[flow/run.sh]
#!/bin/bash
# the make line also repeats each setting of config.mk as NAME=value (left out here)
make -C /OpenROAD-flow-scripts/flow DESIGN_CONFIG=/design/flow/config.mk WORK_HOME=/design/flow/orfs CLKGATE_MAP_FILE= finish
[flow/config.mk]
export PLATFORM = sky130hd
export DESIGN_NAME = alu16
export DESIGN_NICKNAME = alu16
export VERILOG_FILES = /design/flow/design.v
export SDC_FILE = /design/flow/constraint.sdc
export NUM_CORES = 4
export LEC_CHECK = 0
export ABC_AREA = 1
export CAP_MARGIN = 20
export CORE_MARGIN = 2
export CORE_UTILIZATION = 72
export PLACE_DENSITY = 0.41
export SLEW_MARGIN = 20
[flow/constraint.sdc]
create_clock -name core_clock -period 40.7 [get_ports {clk}]
set_input_delay 8.1400 -clock core_clock [delete_from_list [all_inputs] [get_ports {clk}]]
set_output_delay 8.1400 -clock core_clock [all_outputs]
set_load 0.01 [all_outputs]
[flow/design.v]
module ALU (a,b,ctrl,res,R15,res_we,R15_we);
	input signed [15:0] a,b;
	input [3:0] ctrl;
	output reg signed [15:0] res;
	output reg signed [15:0] R15;
	output reg res_we, R15_we;
	always@(*)begin
		res = 16'sd0;
		R15 = 16'sd0;
		res_we = 1'b1;
		R15_we = 1'b0;
		case(ctrl)
			3'b000: begin
						res = a + b;
					end
			3'b001: begin
						res = a - b;
					end
			3'b010: begin
						{R15,res} = a * b;
						R15_we = 1'b1;
					end
			3'b011: begin
						R15_we = 1'b1;
						if (b == 16'sd0) begin
							res = -16'sd1;
							R15 = a;
						end
						else begin
							res = a / b;
							R15 = a % b;
						end
					end
			3'b100: begin
						res = a & b;
					end
			3'b101: begin
						res = a | b;
					end
			default: begin
						res_we = 1'b0;
					end
		endcase
	end
endmodule
module alu16(clk, rst, a, b, ctrl, res, R15);
	input clk, rst;
	input [15:0] a, b;
	input [3:0] ctrl;
	output reg [15:0] res;
	output reg [15:0] R15;
	wire [15:0] alu_res, alu_R15;
	wire res_we, R15_we;
	ALU u_alu(.a(a), .b(b), .ctrl(ctrl), .res(alu_res), .R15(alu_R15), .res_we(res_we), .R15_we(R15_we));
	always @(posedge clk, negedge rst) begin
		if (~rst) begin
			res <= 16'h0000;
			R15 <= 16'h0000;
		end
		else begin
			if (res_we)
				res <= alu_res;
			if (R15_we)
				R15 <= alu_R15;
		end
	end
endmodule
==> insert_results.sql, run 1 <==
-- physical implementation figures
INSERT INTO impl_metrics (metric_group, metric, value, unit) VALUES
('timing', 'maxSlewHeadroom', '0.296', ''),
('timing', 'timing.final.hold_violations', '0', ''),
('synthesis', 'synth_seq_share', '0.0356', ''),
('setup_path', 'crit-reg2reg-launch', 'res[0]$_DFFE_PN0P_', ''),
('routing', 'viasPerCell', '6.42', ''),
('clock_tree', 'h_tree_lvls', '2', ''),
('synthesis', 'yosys-top-cells-count', 'sky130_fd_sc_hd__nand2_1 (899), sky130_fd_sc_hd__inv_1 (672), sky130_fd_sc_hd__fa_1 (264)', ''),
('clock_tree', 'cts_buffers', '5', ''),
('global_route', 'grt_pass1_vias', '24844', ''),
('synthesis', 'netlist_logic_family_top', 'adder cells', ''),
('job', 'drv_cap', '0', ''),
('timing', 'final-max-slew-violation-count', '0', ''),
('setup_path', 'setup.worst_path.end_class', 'register', ''),
('global_route', 'track_usage', '0.489', ''),
('routing', 'wire_per_inst', '21.0', 'um'),
('setup_path', 'critical_path_required', '40860', 'ps'),
('final_layout', 'ff_latch_area', '801', 'um^2'),
('final_layout', 'post-route-util', '0.784', ''),
('synthesis', 'post_synth_ao_oa_area_fraction', '0.112', ''),
('synthesis', 'share_of_synthesized_cell_area_in_full_adder_half_adder_and_majority_cells', '0.371', ''),
('clock_tree', 'cts_root_buffer', 'sky130_fd_sc_hd__clkbuf_16', ''),
('floorplanning', 'die_y', '181', 'um'),
('final_layout', 'final_nets', '3976', ''),
('timing', 'fin_ws', '2660', 'ps'),
('setup_path', 'cp_common_cell', 'sky130_fd_sc_hd__nand2_1', ''),
('clock_tree', 'post_cts_hold_buffer_count', '0', ''),
('pwr', 'comb_cell_power', '1640', 'uW'),
('setup_path', 'cp_data_arrival_time', '38200', 'ps'),
('timing', 'max_clock_freq', '0.0263', 'GHz'),
('floorplanning', 'initial_core_util', '0.733', ''),
('hold_path', 'hold_path_class', 'reg -> reg', ''),
('hold_path', 'hold_depth', '2', ''),
('hold_path', 'worst_hold_startpoint', 'res[2]$_DFFE_PN0P_', ''),
('setup_path', 'timing.reg2reg.worst_path_depth', '1', ''),
('pwr', 'power_frac_comb', '0.940', ''),
('setup_path', 'wp_buf_inv', '31', ''),
('status', 'status', 'no timing/DRC/antenna violations', ''),
('clock_tree', 'cts.sink_count', '32', ''),
('synthesis', 'synth_cell_type_count', '64', ''),
('clock_tree', 'clock_input_transition_at_the_sequential_cells_of_the_worst_setup_and_hold_paths', '60', 'ps'),
('synthesis', 'yosys-stat-area', '22500', 'um^2'),
('synthesis', 'yosys_warnings', '2', ''),
('routing', 'count_of_nets_left_with_antenna_violations_after_detail_routing', '0', ''),
('synthesis', 'enable_flop_cells', '0', ''),
('synthesis', 'synth_top_cell_by_area', 'sky130_fd_sc_hd__fa_1', ''),
('synthesis', 'synth.area.mux_share', '0.000445', ''),
('synthesis', 'synthesis.nets', '3939', ''),
('setup_path', 'worstPathMaxFanout', '23', ''),
('setup_path', 'crit_path_start', 'b[3]', ''),
('timing', 'final_setup_viols', '0', ''),
('setup_path', 'timing.critical_path.from_type', 'input port', ''),
('synthesis', 'yosys.cell_count.top_type', 'sky130_fd_sc_hd__nand2_1', ''),
('clock_tree', 'clockBufferDepth', '2', ''),
('placed_design', 'globalplace.congestion', '1.04', ''),
('setup_path', 'critPathKind', 'in -> reg', ''),
('routing', 'total_number_of_vias', '24608', ''),
('synthesis', 'synth_area', '22500', 'um^2'),
('setup_path', 'critical-path-slowest-cell', 'sky130_fd_sc_hd__clkdlybuf4s50_1', ''),
('pwr', 'post_layout_power', '1740', 'uW'),
('timing', 'final_min_period_over_clock_period', '0.935', ''),
('setup_path', 'cp.depth', '206', ''),
('global_route', 'wire_length_of_the_first_global_routing_pass', '126000', 'um'),
('floorplanning', 'coreArea', '30700', 'um^2'),
('pwr', 'switching_power', '1070', 'uW'),
('pwr', 'maxPowerGroup', 'combinational cells', ''),
('final_layout', 'multi_input_comb_area', '18700', 'um^2'),
('setup_path', 'reg2reg_setup_slack', '39830', 'ps'),
('synthesis', 'synthesis.instances', '3393', ''),
('routing', 'drc', '0', ''),
('synthesis', 'ys_sh_simple', '0.303', ''),
('floorplanning', 'chipWidth', '181', 'um');
==> final cells by class <==
type / instances / share of cell area
Antenna cell: 5 / 0.000520
Sequential cell: 32 / 0.0333
Multi-Input combinational cell: 2561 / 0.779
Timing Repair Buffer: 139 / 0.0507
Tap cell: 396 / 0.0206
Inverter: 690 / 0.110
Clock buffer: 8 / 0.00609
Timing Repair inverter: 1 / 0.000208
==> metal layers <==
metal | up-vias | wire (um)
met5 | - | 10
met2 | 2005 | 34500
met3 | 693 | 11400
met4 | 2 | 7440
met1 | 11170 | 27200
li1 | 10738 | -
==> metrics by stage <==
step | TNS [ps] | hold slack (ps) | std cells
CTS | 0 | 519 | 3800
finish | 0 | 519 | 3832
detailed placement | 0 | 500 | 3792
global placement | 0 | 493 | 3792
floorplan | 0 | 526 | 3393
global route | -155 | 542 | 3830
==> what timing repair did <==
| action | in CTS | in global routing |
|---|---|---|
| buffers inserted | 0 | 25 |
| setup endpoints to repair | 0 | 32 |
| hold endpoints to repair | 0 | 0 |
| resized | 0 | 60 |
==> inputs of run 2 (changes only) <==
- CAP_MARGIN: 20 -> 40
- CTS_CLUSTER_DIAMETER: not set -> 392
- CTS_CLUSTER_SIZE: not set -> 100
- PLACE_DENSITY: 0.41 -> 0.38
- SETUP_SLACK_MARGIN: not set -> 1.2
- TNS_END_PERCENT: not set -> 40
- clock period: 40.7 -> 32.7 ns (I/O delays scaled with it)
==> insert_results.sql, run 2 <==
-- metrics for the results database
INSERT INTO impl_metrics (metric_group, metric, value, unit) VALUES
('clock_tree', 'cts_root_buffer', 'sky130_fd_sc_hd__clkbuf_16', ''),
('clock_tree', 'h_tree_lvls', '2', ''),
('synthesis', 'yosys-stat-area', '22500', 'um^2'),
('synthesis', 'synth_seq_share', '0.0356', ''),
('status', 'status', 'aborted with a tool error', ''),
('clock_tree', 'clockBufferDepth', '2', ''),
('synthesis', 'synth.yosys.num_cells', '3393', ''),
('clock_tree', 'cts.sink_count', '32', ''),
('synthesis', 'synth_flop_count', '32', ''),
('status', 'outcome.stop_stage', 'global routing (5_1_grt)', ''),
('synthesis', 'synthesis.instances', '3393', ''),
('synthesis', 'ys_async_sr_fraction', '1.00', ''),
('synthesis', 'yosys_warnings', '2', ''),
('synthesis', 'enable_flop_cells', '0', ''),
('synthesis', 'yosys.cell_count.top_type', 'sky130_fd_sc_hd__nand2_1', ''),
('synthesis', 'synth_top_cell_by_area', 'sky130_fd_sc_hd__fa_1', ''),
('synthesis', 'post_synth_ao_oa_area_fraction', '0.112', ''),
('placed_design', 'globalplace.congestion', '1.09', ''),
('floorplanning', 'die_y', '181', 'um'),
('synthesis', 'synth.top_cell.area_share', '0.235', ''),
('synthesis', 'yosys.area_share.xor_xnor', '0.0405', ''),
('floorplanning', 'coreArea', '30700', 'um^2'),
('floorplanning', 'boundaryPins', '70', ''),
('synthesis', 'synthesis.nets', '3939', ''),
('synthesis', 'synth-main-ff-cell', 'sky130_fd_sc_hd__dfrtp_1', ''),
('clock_tree', 'cts_buffers', '5', ''),
('global_route', 'grt_remaining_overflow', '3121', ''),
('placed_design', 'post_dp_cell_area', '24600', 'um^2'),
('placed_design', 'buffer_ports.inserted', '69', ''),
('synthesis', 'synth_area', '22500', 'um^2'),
('synthesis', 'netlist_logic_family_top', 'adder cells', ''),
('synthesis', 'synth_cell_type_count', '64', ''),
('synthesis', 'share_of_synthesized_cell_area_in_full_adder_half_adder_and_majority_cells', '0.371', ''),
('synthesis', 'synth.top_cells.by_area', 'sky130_fd_sc_hd__fa_1 (24%), sky130_fd_sc_hd__nand2_1 (15%), sky130_fd_sc_hd__ha_1 (14%), sky130_fd_sc_hd__inv_1 (11%), sky130_fd_sc_hd__nand3_1 (5.3%)', ''),
('floorplanning', 'design.die.area', '32700', 'um^2'),
('synthesis', 'postSynthAreaPerCell', '6.63', 'um^2'),
('floorplanning', 'initial_core_util', '0.733', ''),
('placed_design', 'detailedPlacementHpwl', '61200', 'um'),
('global_route', 'track_usage', '1.04', ''),
('synthesis', 'synth.area.mux_share', '0.000445', ''),
('placed_design', 'place_ws', '-2200', 'ps'),
('synthesis', 'ys_sh_simple', '0.303', ''),
('floorplanning', 'chipWidth', '181', 'um'),
('synthesis', 'yosys-top-cells-count', 'sky130_fd_sc_hd__nand2_1 (899), sky130_fd_sc_hd__inv_1 (672), sky130_fd_sc_hd__fa_1 (264)', ''),
('floorplanning', 'number_of_rows_created_at_floorplan', '64', ''),
('status', 'toolErrorMsg', '[ERROR GRT-0232] Routing congestion too high. Check the congestion heatmap in the GUI.', '');
## run 2: repair_timing
item	CTS
buffers inserted	99
pin swaps	120
cloned	2
endpoints found under the setup margin	32
gates resized	257
hold buffers	0
endpoints found under the hold margin	0
## run 2: layer usage
metal  GRT overflow  GRT usage
met5              7      0.545
met1             79      0.923
met3             46      0.809
met2           2343       1.34
met4            646       1.16
## run 2: through the flow
stage          setup TNS [ps]  instances
2_1_floorplan               0       3393
3_5_place_dp           -50590       3935
3_3_place_gp            -6390       3935
4_1_cts                     0       4044
==> inputs of run 3 (changes only) <==
- CAP_MARGIN: 40 -> 0
- CORE_UTILIZATION: 72 -> 69
- CTS_CLUSTER_DIAMETER: 392 -> 331
- CTS_CLUSTER_SIZE: 100 -> 15
- PLACE_DENSITY: 0.38 -> not set
- SETUP_SLACK_MARGIN: 1.2 -> 5.0
- TNS_END_PERCENT: 40 -> 5
- clock period: 32.7 -> 40.0 ns (I/O delays scaled with it)
==> insert_results.sql, run 3 <==
-- metrics for the results database
INSERT INTO impl_metrics (metric_group, metric, value, unit) VALUES
('status', 'status', 'aborted with a tool error', ''),
('status', 'outcome.stop_stage', 'global routing (5_1_grt)', ''),
('status', 'toolErrorMsg', '[ERROR GRT-0232] Routing congestion too high. Check the congestion heatmap in the GUI.', ''),
('synthesis', 'yosys-stat-area', '22500', 'um^2'),
('synthesis', 'yosys_warnings', '2', ''),
('floorplanning', 'die_y', '185', 'um'),
('synthesis', 'synth_seq_share', '0.0356', ''),
('synthesis', 'ys_async_sr_fraction', '1.00', ''),
('synthesis', 'yosys.area_share.xor_xnor', '0.0405', ''),
('placed_design', 'dp_cells', '3840', ''),
('synthesis', 'netlist_logic_family_top', 'adder cells', ''),
('synthesis', 'synth_cell_type_count', '64', ''),
('floorplanning', 'boundaryPins', '70', ''),
('synthesis', 'synth_flop_count', '32', ''),
('synthesis', 'yosys-top-cells-count', 'sky130_fd_sc_hd__nand2_1 (899), sky130_fd_sc_hd__inv_1 (672), sky130_fd_sc_hd__fa_1 (264)', ''),
('clock_tree', 'clockBufferDepth', '2', ''),
('synthesis', 'synth.top_cells.by_area', 'sky130_fd_sc_hd__fa_1 (24%), sky130_fd_sc_hd__nand2_1 (15%), sky130_fd_sc_hd__ha_1 (14%), sky130_fd_sc_hd__inv_1 (11%), sky130_fd_sc_hd__nand3_1 (5.3%)', ''),
('synthesis', 'yosys.cell_count.top_type', 'sky130_fd_sc_hd__nand2_1', ''),
('synthesis', 'share_of_synthesized_cell_area_in_full_adder_half_adder_and_majority_cells', '0.371', ''),
('placed_design', 'globalplace.congestion', '1.06', ''),
('synthesis', 'post_synth_ao_oa_area_fraction', '0.112', ''),
('clock_tree', 'h_tree_lvls', '2', ''),
('synthesis', 'synth_area', '22500', 'um^2'),
('synthesis', 'synth.yosys.num_cells', '3393', ''),
('floorplanning', 'number_of_rows_created_at_floorplan', '66', ''),
('synthesis', 'enable_flop_cells', '0', ''),
('synthesis', 'ys_sh_simple', '0.303', ''),
('clock_tree', 'cts_buffers', '5', ''),
('synthesis', 'synth.area.mux_share', '0.000445', ''),
('global_route', 'grt_remaining_overflow', '8', ''),
('clock_tree', 'post_cts_hold_buffer_count', '0', ''),
('synthesis', 'synth_top_cell_by_area', 'sky130_fd_sc_hd__fa_1', ''),
('floorplanning', 'design.die.area', '34000', 'um^2'),
('floorplanning', 'initial_core_util', '0.696', ''),
('synthesis', 'synth.top_cell.area_share', '0.235', ''),
('synthesis', 'synthesis.nets', '3939', ''),
('floorplanning', 'coreArea', '32300', 'um^2'),
('synthesis', 'synthesis.instances', '3393', ''),
('synthesis', 'postSynthAreaPerCell', '6.63', 'um^2'),
('global_route', 'track_usage', '0.681', ''),
('placed_design', 'buffer_ports.inserted', '69', ''),
('floorplanning', 'chipWidth', '185', 'um'),
('clock_tree', 'cts.sink_count', '32', ''),
('synthesis', 'synth-main-ff-cell', 'sky130_fd_sc_hd__dfrtp_1', ''),
('placed_design', 'detailedPlacementHpwl', '61000', 'um'),
('clock_tree', 'cts_root_buffer', 'sky130_fd_sc_hd__clkbuf_16', '');
[run 3: per-stage QoR]
stage          instance area [um^2]  setup WS (ps)
4_1_cts                       24700           4990
3_5_place_dp                  23600           75.4
3_3_place_gp                  23600           1060
2_1_floorplan                 22500           6290
[run 3: what timing repair did]
item | in CTS
setup buffers | 54
setup endpoints to repair | 32
gates cloned | 5
pin swaps | 28
gates resized | 123
[run 3: metal layers]
| metal | GRT overflow | GRT usage |
|---|---|---|
| met1 | 1 | 0.719 |
| met3 | 1 | 0.475 |
| met5 | 0 | 0.179 |
| met4 | 4 | 0.610 |
| met2 | 2 | 0.877 |
==> inputs of run 4 (changes only) <==
- ABC_AREA: 1 -> not set
- CAP_MARGIN: 0 -> 30
- CORE_UTILIZATION: 69 -> 58
- CTS_CLUSTER_DIAMETER: 331 -> not set
- CTS_CLUSTER_SIZE: 15 -> 22
- GPL_TIMING_DRIVEN: not set -> 1
- MAX_ROUTING_LAYER: not set -> met4
- MIN_ROUTING_LAYER: not set -> met1
- PLACE_DENSITY_LB_ADDON: not set -> 0.06
- TNS_END_PERCENT: 5 -> not set
- clock period: 40.0 -> 65.9 ns (I/O delays scaled with it)
==> insert_results.sql, run 4 <==
-- physical implementation figures
INSERT INTO impl_metrics (metric_group, metric, value, unit) VALUES
('final_layout', 'final_nets', '3453', ''),
('final_layout', 'ff_latch_area', '801', 'um^2'),
('setup_path', 'cp_slowest_stage_delay', '850', 'ps'),
('placed_design', 'buffer_ports.inserted', '69', ''),
('synthesis', 'synth_top_cell_by_area', 'sky130_fd_sc_hd__fa_1', ''),
('routing', 'wire_per_inst', '23.8', 'um'),
('setup_path', 'cp.depth', '140', ''),
('setup_path', 'setup.worst_path.end_class', 'register', ''),
('synthesis', 'yosys-stat-area', '22500', 'um^2'),
('timing', 'max_clock_freq', '0.0193', 'GHz'),
('timing', 'final_setup_viols', '0', ''),
('timing', 'rsz0062_at_grt', 'false', ''),
('setup_path', 'reg2reg_to', 'R15[15]$_DFFE_PN0P_', ''),
('floorplanning', 'chipWidth', '201', 'um'),
('pwr', 'power_frac_comb', '0.955', ''),
('synthesis', 'yosys.cell_count.top_type', 'sky130_fd_sc_hd__inv_1', ''),
('setup_path', 'critical_path.endpoint', 'R15[14]$_DFFE_PN0P_', ''),
('routing', 'count_of_nets_left_with_antenna_violations_after_detail_routing', '0', ''),
('global_route', 'track_usage', '0.420', ''),
('placed_design', 'place_ws', '14680', 'ps'),
('pwr', 'switching_power', '800', 'uW'),
('clock_tree', 'post_cts_hold_buffer_count', '0', ''),
('timing', 'skew', '0', 'ps'),
('setup_path', 'crit-reg2reg-launch', 'R15[15]$_DFFE_PN0P_', ''),
('timing', 'tightest_slew', '1040', 'ps'),
('status', 'status', 'no timing/DRC/antenna violations', ''),
('synthesis', 'yosys.area_share.xor_xnor', '0.0713', ''),
('setup_path', 'timing.critical_path.from_type', 'input port', ''),
('floorplanning', 'number_of_rows_created_at_floorplan', '72', ''),
('synthesis', 'synth.top_cell.area_share', '0.235', ''),
('routing', 'detail_route.antenna_diodes', '0', ''),
('job', 'warnings', '32', ''),
('job', 'drv_cap', '0', ''),
('global_route', 'antenna_found_initial', '0', ''),
('clock_tree', 'clk_latency', '290', 'ps'),
('synthesis', 'ys_async_sr_fraction', '1.00', ''),
('pwr', 'clock_share_of_power', '0.019', ''),
('setup_path', 'critPathKind', 'in -> reg', ''),
('synthesis', 'synth_area', '22500', 'um^2'),
('routing', 'viasPerCell', '6.54', ''),
('routing', 'total_number_of_vias', '22383', ''),
('setup_path', 'cp_data_arrival_time', '52050', 'ps'),
('setup_path', 'wp_buf_inv', '13', ''),
('final_layout', 'fillers', '3372', ''),
('floorplanning', 'coreArea', '38500', 'um^2'),
('pwr', 'maxPowerGroup', 'combinational cells', ''),
('final_layout', 'post-route-util', '0.623', ''),
('synthesis', 'synthesis.instances', '2892', ''),
('pwr', 'swShare', '0.581', ''),
('synthesis', 'synth-main-ff-cell', 'sky130_fd_sc_hd__dfrtp_1', ''),
('synthesis', 'yosys_warnings', '2', ''),
('timing', 'final-max-slew-violation-count', '0', ''),
('clock_tree', 'cts_tree', 'built', ''),
('pwr', 'post_layout_power', '1380', 'uW'),
('synthesis', 'synth_flop_count', '32', ''),
('clock_tree', 'cts_root_buffer', 'sky130_fd_sc_hd__clkbuf_16', ''),
('synthesis', 'synth_seq_share', '0.0357', ''),
('timing', 'timing.setup.tns', '0', 'ps'),
('global_route', 'grt_remaining_overflow', '0', ''),
('synthesis', 'ys_sh_simple', '0.208', ''),
('placed_design', 'globalplace.congestion', '1.02', ''),
('routing', 'drc', '0', ''),
('clock_tree', 'post_cts.resized_instances', '0', ''),
('placed_design', 'detailedPlacementHpwl', '63600', 'um'),
('setup_path', 'path_delay_family', 'AND-OR/OR-AND gates', ''),
('setup_path', 'cp_common_cell', 'sky130_fd_sc_hd__ha_1', ''),
('floorplanning', 'boundaryPins', '70', ''),
('synthesis', 'synthesis.nets', '3438', ''),
('setup_path', 'worstPathMaxFanout', '26', ''),
('hold_path', 'hold_path_class', 'reg -> reg', ''),
('setup_path', 'timing.reg2reg.worst_path_depth', '3', ''),
('synthesis', 'postSynthAreaPerCell', '7.76', 'um^2'),
('pwr', 'power.leakage', '0.0111', 'uW'),
('global_route', 'grt_pass1_vias', '22809', ''),
('floorplanning', 'design.die.area', '40300', 'um^2'),
('clock_tree', 'cts.sink_count', '32', ''),
('hold_path', 'hold_depth', '2', ''),
('clock_tree', 'cts_setup_buffers', '0', ''),
('pwr', 'internal_power', '578', 'uW'),
('global_route', 'grt_start_max_net_pins', '45', ''),
('setup_path', 'critical-path-slowest-cell', 'sky130_fd_sc_hd__a211oi_1', ''),
('timing', 'final_min_period_over_clock_period', '0.788', ''),
('hold_path', 'worst_hold_startpoint', 'R15[6]$_DFFE_PN0P_', ''),
('synthesis', 'yosys-top-cells-count', 'sky130_fd_sc_hd__inv_1 (345), sky130_fd_sc_hd__nand2_1 (304), sky130_fd_sc_hd__fa_1 (264)', ''),
('clock_tree', 'cts_buffers', '5', ''),
('setup_path', 'reg2reg_setup_slack', '64830', 'ps'),
('routing', 'detail_route.first_pass.iterations', '6', ''),
('synthesis', 'synth.area.mux_share', '0.0194', ''),
('clock_tree', 'clock_input_transition_at_the_sequential_cells_of_the_worst_setup_and_hold_paths', '60', 'ps'),
('synthesis', 'share_of_synthesized_cell_area_in_full_adder_half_adder_and_majority_cells', '0.375', ''),
('final_layout', 'multi_input_comb_area', '19900', 'um^2'),
('floorplanning', 'die_y', '201', 'um'),
('setup_path', 'crit_path_start', 'b[1]', ''),
('setup_path', 'critical_path_required', '66060', 'ps'),
('timing', 'fin_ws', '14000', 'ps'),
('routing', 'detailedRoute.firstIterationViolations', '2287', ''),
('timing', 'maxSlewHeadroom', '0.301', ''),
('pwr', 'seq_power', '35.4', 'uW'),
('synthesis', 'enable_flop_cells', '0', ''),
('pwr', 'pg_clk', '26.0', 'uW'),
('synthesis', 'synth_cell_type_count', '101', ''),
('global_route', 'wire_length_of_the_first_global_routing_pass', '129000', 'um'),
('pwr', 'power_density', '57.5', 'nW/um^2'),
('timing', 'finalWorstPathRequiredPeriod', '51900', 'ps'),
('pwr', 'comb_cell_power', '1320', 'uW'),
('synthesis', 'netlist_logic_family_top', 'adder cells', ''),
('final_layout', 'area.growth.synth_to_final', '6.69', '%'),
('pwr', 'seq_power_share', '0.026', ''),
('timing', 'fin_hold_ws', '477', 'ps'),
('routing', 'routed_wl', '81600', 'um'),
('pwr', 'worst_ir_drop_vdd', '0.0669', 'mV'),
('synthesis', 'synth.yosys.num_cells', '2892', ''),
('clock_tree', 'h_tree_lvls', '2', ''),
('synthesis', 'post_synth_ao_oa_area_fraction', '0.209', ''),
('floorplanning', 'initial_core_util', '0.584', ''),
('clock_tree', 'clockBufferDepth', '2', ''),
('timing', 'timing.final.hold_violations', '0', ''),
('synthesis', 'synth.top_cells.by_area', 'sky130_fd_sc_hd__fa_1 (24%), sky130_fd_sc_hd__ha_1 (14%), sky130_fd_sc_hd__inv_1 (5.8%), sky130_fd_sc_hd__nand2_1 (5.1%), sky130_fd_sc_hd__xnor2_1 (4.2%)', ''),
('hold_path', 'timing.hold.worst_endpoint', 'R15[6]$_DFFE_PN0P_', '');
## run 4: metal layers
layer / wire length [um] / GRT usage / share of wire
met5: 0 / - / 0
met2: 37100 / 0.673 / 0.45
met1: 32300 / 0.526 / 0.40
met4: 4720 / 0.208 / 0.058
met3: 7510 / 0.0516 / 0.092
## run 4: stage by stage
step	std cells	area, um^2
floorplan	2892	22500
global route	3425	24000
detailed placement	3417	23800
finish	3425	24000
global placement	3415	23800
CTS	3424	23900
## run 4: area by class of cell
class,count,share of cell area
Multi-Input combinational cell,2384,0.829
Inverter,349,0.0547
Timing Repair Buffer,135,0.0492
Sequential cell,32,0.0334
Tap cell,518,0.0271
Clock buffer,7,0.00637
==> inputs of run 5 (changes only) <==
- CAP_MARGIN: 30 -> 20
- CELL_PAD_IN_SITES_DETAIL_PLACEMENT: not set -> 0
- CELL_PAD_IN_SITES_GLOBAL_PLACEMENT: not set -> 0
- CORE_MARGIN: 2 -> 3
- CORE_UTILIZATION: 58 -> 68
- CTS_CLUSTER_DIAMETER: not set -> 359
- CTS_CLUSTER_SIZE: 22 -> not set
- GPL_ROUTABILITY_DRIVEN: not set -> 1
- GPL_TIMING_DRIVEN: 1 -> not set
- PLACE_DENSITY: not set -> 0.66
- PLACE_DENSITY_LB_ADDON: 0.06 -> not set
- SETUP_SLACK_MARGIN: 5.0 -> not set
- TNS_END_PERCENT: not set -> 50
- clock period: 65.9 -> 36.4 ns (I/O delays scaled with it)
==> insert_results.sql, run 5 <==
-- physical implementation figures
INSERT INTO impl_metrics (metric_group, metric, value, unit) VALUES
('setup_path', 'crit_path_start', 'b[9]', ''),
('setup_path', 'critical_path_required', '36570', 'ps'),
('final_layout', 'final_nets', '3797', ''),
('pwr', 'pg_clk', '41.2', 'uW'),
('pwr', 'seq_power', '62.9', 'uW'),
('timing', 'final_min_period_over_clock_period', '1.01', ''),
('timing', 'final_setup_viols', '12', ''),
('setup_path', 'cp_data_arrival_time', '36950', 'ps'),
('timing', 'tightest_slew', '1210', 'ps'),
('synthesis', 'enable_flop_cells', '0', ''),
('global_route', 'antenna_found_initial', '4', ''),
('job', 'warnings', '34', ''),
('hold_path', 'timing.hold.worst_endpoint', 'R15[7]$_DFFE_PN0P_', ''),
('global_route', 'grt_remaining_overflow', '0', ''),
('synthesis', 'netlist_logic_family_top', 'adder cells', ''),
('timing', 'timing.setup.tns', '-2610', 'ps'),
('setup_path', 'cp_slowest_stage_delay', '620', 'ps'),
('hold_path', 'hold_path_class', 'reg -> reg', ''),
('setup_path', 'critical_path.endpoint', 'R15[15]$_DFFE_PN0P_', ''),
('setup_path', 'worstPathMaxFanout', '6', ''),
('synthesis', 'synth-main-ff-cell', 'sky130_fd_sc_hd__dfrtp_1', ''),
('synthesis', 'ys_async_sr_fraction', '1.00', ''),
('global_route', 'grt_pass1_vias', '25403', ''),
('pwr', 'power.leakage', '0.0131', 'uW'),
('synthesis', 'synthesis.nets', '3438', ''),
('synthesis', 'synth.area.mux_share', '0.0194', ''),
('synthesis', 'synth.top_cells.by_area', 'sky130_fd_sc_hd__fa_1 (24%), sky130_fd_sc_hd__ha_1 (14%), sky130_fd_sc_hd__inv_1 (5.8%), sky130_fd_sc_hd__nand2_1 (5.1%), sky130_fd_sc_hd__xnor2_1 (4.2%)', ''),
('floorplanning', 'boundaryPins', '70', ''),
('routing', 'drc', '0', ''),
('pwr', 'maxPowerGroup', 'combinational cells', ''),
('timing', 'skew', '0', 'ps'),
('synthesis', 'yosys_warnings', '2', ''),
('synthesis', 'post_synth_ao_oa_area_fraction', '0.209', ''),
('setup_path', 'timing.reg2reg.worst_path_depth', '3', ''),
('synthesis', 'share_of_synthesized_cell_area_in_full_adder_half_adder_and_majority_cells', '0.375', ''),
('synthesis', 'synth.yosys.num_cells', '2892', ''),
('synthesis', 'synthesis.instances', '2892', ''),
('synthesis', 'synth_cell_type_count', '101', ''),
('routing', 'viasPerCell', '7.04', ''),
('timing', 'maxSlewHeadroom', '0.188', ''),
('floorplanning', 'number_of_rows_created_at_floorplan', '65', ''),
('pwr', 'internal_power', '1280', 'uW'),
('clock_tree', 'cts_tree', 'built', ''),
('floorplanning', 'chipWidth', '188', 'um'),
('floorplanning', 'initial_core_util', '0.701', ''),
('synthesis', 'yosys-stat-area', '22500', 'um^2'),
('pwr', 'power_density', '104', 'nW/um^2'),
('floorplanning', 'coreArea', '32000', 'um^2'),
('timing', 'finalWorstPathRequiredPeriod', '36780', 'ps'),
('setup_path', 'setup.worst_path.end_class', 'register', ''),
('timing', 'max_clock_freq', '0.0272', 'GHz'),
('synthesis', 'synth_seq_share', '0.0357', ''),
('global_route', 'track_usage', '0.492', ''),
('clock_tree', 'post_cts_hold_buffer_count', '0', ''),
('timing', 'timing.final.hold_violations', '0', ''),
('synthesis', 'yosys.cell_count.top_type', 'sky130_fd_sc_hd__inv_1', ''),
('pwr', 'switching_power', '1640', 'uW'),
('setup_path', 'crit-reg2reg-launch', 'R15[15]$_DFFE_PN0P_', ''),
('routing', 'wire_per_inst', '25.3', 'um'),
('setup_path', 'timing.critical_path.from_type', 'input port', ''),
('global_route', 'grt_start_max_net_pins', '45', ''),
('clock_tree', 'cts_root_buffer', 'sky130_fd_sc_hd__clkbuf_16', ''),
('pwr', 'swShare', '0.562', ''),
('setup_path', 'cp.depth', '148', ''),
('routing', 'routed_wl', '93300', 'um'),
('pwr', 'worst_ir_drop_vdd', '0.124', 'mV'),
('setup_path', 'reg2reg_to', 'R15[15]$_DFFE_PN0P_', ''),
('hold_path', 'hold_depth', '2', ''),
('synthesis', 'synth.top_cell.area_share', '0.235', ''),
('placed_design', 'dp_cells', '3584', ''),
('setup_path', 'path_delay_family', 'AND-OR/OR-AND gates', ''),
('synthesis', 'yosys.area_share.xor_xnor', '0.0713', ''),
('placed_design', 'buffer_ports.inserted', '69', ''),
('routing', 'count_of_nets_left_with_antenna_violations_after_detail_routing', '0', ''),
('synthesis', 'synth_area', '22500', 'um^2'),
('hold_path', 'worst_hold_startpoint', 'R15[7]$_DFFE_PN0P_', ''),
('synthesis', 'ys_sh_simple', '0.208', ''),
('clock_tree', 'clock_input_transition_at_the_sequential_cells_of_the_worst_setup_and_hold_paths', '60', 'ps'),
('setup_path', 'critical-path-slowest-cell', 'sky130_fd_sc_hd__clkdlybuf4s50_1', ''),
('pwr', 'clock_share_of_power', '0.014', ''),
('global_route', 'wire_length_of_the_first_global_routing_pass', '134000', 'um'),
('setup_path', 'cp_common_cell', 'sky130_fd_sc_hd__buf_4', ''),
('setup_path', 'reg2reg_setup_slack', '35390', 'ps'),
('clock_tree', 'clockBufferDepth', '2', ''),
('placed_design', 'detailedPlacementHpwl', '68600', 'um'),
('placed_design', 'globalplace.congestion', '1.16', ''),
('clock_tree', 'cts_buffers', '5', ''),
('routing', 'detail_route.first_pass.iterations', '9', ''),
('synthesis', 'yosys-top-cells-count', 'sky130_fd_sc_hd__inv_1 (345), sky130_fd_sc_hd__nand2_1 (304), sky130_fd_sc_hd__fa_1 (264)', ''),
('routing', 'total_number_of_vias', '25951', ''),
('final_layout', 'fillers', '1725', ''),
('routing', 'detailedRoute.firstIterationViolations', '3774', ''),
('synthesis', 'postSynthAreaPerCell', '7.76', 'um^2'),
('synthesis', 'synth_top_cell_by_area', 'sky130_fd_sc_hd__fa_1', ''),
('floorplanning', 'design.die.area', '35200', 'um^2'),
('final_layout', 'area.growth.synth_to_final', '25.0', '%'),
('pwr', 'power_frac_comb', '0.964', ''),
('pwr', 'comb_cell_power', '2820', 'uW'),
('clock_tree', 'h_tree_lvls', '2', ''),
('status', 'status', 'failed layout checks', ''),
('setup_path', 'wp_buf_inv', '18', ''),
('clock_tree', 'cts.sink_count', '32', ''),
('synthesis', 'synth_flop_count', '32', ''),
('timing', 'final-max-slew-violation-count', '0', ''),
('job', 'drv_cap', '0', ''),
('clock_tree', 'clk_latency', '290', 'ps'),
('floorplanning', 'die_y', '188', 'um'),
('setup_path', 'critPathKind', 'in -> reg', ''),
('status', 'violatedChecks', 'negative setup slack', ''),
('final_layout', 'post_route_non_filler_standard_cell_count', '3688', ''),
('pwr', 'seq_power_share', '0.022', ''),
('timing', 'fin_ws', '-379', 'ps');
## run 5: what timing repair did
item,CTS,global route
buffers inserted,9,85
endpoints found under the setup margin,31,32
gates resized,60,227
pin swaps,12,123
## run 5: metal layers
metal	global-route usage	vias to the layer above	wire, um
met5	-	-	0
met4	0.351	0	9300
met3	0.120	915	13600
met2	0.753	2430	40000
met1	0.568	11948	30400
li1	-	10658	-
## run 5: cell type report
| class | instances | area [um^2] | share of cell area |
|---|---|---|---|
| diodes | 4 | 10.0 | 0.000357 |
| well taps | 435 | 544 | 0.0194 |
| multi-input cells | 2384 | 21400 | 0.763 |
| repair buffers | 479 | 3840 | 0.137 |
| clock buffers | 5 | 125 | 0.00446 |
| flip-flops and latches | 32 | 801 | 0.0285 |
| inverters | 349 | 1320 | 0.0470 |
## run 5: through the flow
| step | util | total power [uW] | hold slack [ps] | setup slack [ps] | area [um^2] |
|---|---|---|---|---|---|
| after floorplan | - | 1820 | 514 | 55.0 | 22700 |
| final | 0.876 | 2920 | 474 | -379 | 28100 |
| after global routing | 0.876 | 3120 | 517 | -1180 | 28100 |
| after detailed placement | 0.805 | 2590 | 462 | -1530 | 25800 |
| after CTS | 0.819 | 2670 | 476 | 13.5 | 26200 |
| after global placement | 0.805 | 2480 | 468 | -514 | 25800 |
==> inputs of run 6 (changes only) <==
- ABC_AREA: not set -> 1
- CELL_PAD_IN_SITES_DETAIL_PLACEMENT: 0 -> not set
- CELL_PAD_IN_SITES_GLOBAL_PLACEMENT: 0 -> not set
- CORE_ASPECT_RATIO: not set -> 1.47
- CORE_MARGIN: 3 -> 2
- CORE_UTILIZATION: 68 -> 72
- CTS_CLUSTER_DIAMETER: 359 -> 371
- CTS_CLUSTER_SIZE: not set -> 97
- GPL_ROUTABILITY_DRIVEN: 1 -> not set
- HOLD_SLACK_MARGIN: not set -> -0.09
- MAX_ROUTING_LAYER: met4 -> not set
- MIN_ROUTING_LAYER: met1 -> not set
- PLACE_DENSITY: 0.66 -> 0.86
- SETUP_SLACK_MARGIN: not set -> -1.84
- TNS_END_PERCENT: 50 -> 5
- clock period: 36.4 -> 18.8 ns (I/O delays scaled with it)
==> insert_results.sql, run 6 <==
-- metrics for the results database
INSERT INTO impl_metrics (metric_group, metric, value, unit) VALUES
('synthesis', 'netlist_logic_family_top', 'adder cells', ''),
('floorplanning', 'design.die.area', '32700', 'um^2'),
('placed_design', 'dp_cells', '4489', ''),
('floorplanning', 'boundaryPins', '70', ''),
('floorplanning', 'number_of_rows_created_at_floorplan', '78', ''),
('synthesis', 'yosys-top-cells-count', 'sky130_fd_sc_hd__nand2_1 (899), sky130_fd_sc_hd__inv_1 (672), sky130_fd_sc_hd__fa_1 (264)', ''),
('synthesis', 'enable_flop_cells', '0', ''),
('synthesis', 'yosys-stat-area', '22500', 'um^2'),
('floorplanning', 'coreArea', '30800', 'um^2'),
('placed_design', 'detailedPlacementHpwl', '90900', 'um'),
('floorplanning', 'die_y', '218', 'um'),
('placed_design', 'post_dp_cell_area', '29500', 'um^2'),
('synthesis', 'synth_seq_share', '0.0356', ''),
('synthesis', 'synth.yosys.num_cells', '3393', ''),
('placed_design', 'globalplace.congestion', '1.17', ''),
('synthesis', 'ys_sh_simple', '0.303', ''),
('synthesis', 'yosys.area_share.xor_xnor', '0.0405', ''),
('synthesis', 'synth_top_cell_by_area', 'sky130_fd_sc_hd__fa_1', ''),
('synthesis', 'share_of_synthesized_cell_area_in_full_adder_half_adder_and_majority_cells', '0.371', ''),
('synthesis', 'synth-main-ff-cell', 'sky130_fd_sc_hd__dfrtp_1', ''),
('synthesis', 'synth.top_cells.by_area', 'sky130_fd_sc_hd__fa_1 (24%), sky130_fd_sc_hd__nand2_1 (15%), sky130_fd_sc_hd__ha_1 (14%), sky130_fd_sc_hd__inv_1 (11%), sky130_fd_sc_hd__nand3_1 (5.3%)', ''),
('synthesis', 'synthesis.nets', '3939', ''),
('synthesis', 'synth.top_cell.area_share', '0.235', ''),
('synthesis', 'synth_area', '22500', 'um^2'),
('synthesis', 'synthesis.instances', '3393', ''),
('status', 'status', 'aborted with a tool error', ''),
('placed_design', 'buffer_ports.inserted', '69', ''),
('synthesis', 'ys_async_sr_fraction', '1.00', ''),
('synthesis', 'synth_cell_type_count', '64', ''),
('floorplanning', 'initial_core_util', '0.729', ''),
('status', 'outcome.stop_stage', 'clock tree synthesis (4_1_cts)', ''),
('status', 'toolErrorMsg', '[ERROR DPL-0038] Utilization greater than 100%, impossible to legalize', ''),
('synthesis', 'yosys_warnings', '2', ''),
('synthesis', 'synth_flop_count', '32', ''),
('synthesis', 'postSynthAreaPerCell', '6.63', 'um^2'),
('synthesis', 'yosys.cell_count.top_type', 'sky130_fd_sc_hd__nand2_1', ''),
('floorplanning', 'chipWidth', '150', 'um'),
('synthesis', 'synth.area.mux_share', '0.000445', ''),
('synthesis', 'post_synth_ao_oa_area_fraction', '0.112', '');
run 6: through the flow:
stage / utilization / worst slack, ps / TNS (ps) / power [uW]
2_1_floorplan: - / -8100 / -240300 / 2590
3_3_place_gp: 0.956 / -10170 / -307200 / 3640
3_5_place_dp: 0.956 / -13290 / -401290 / 4170
Power is estimated from default activity; no workload was simulated.
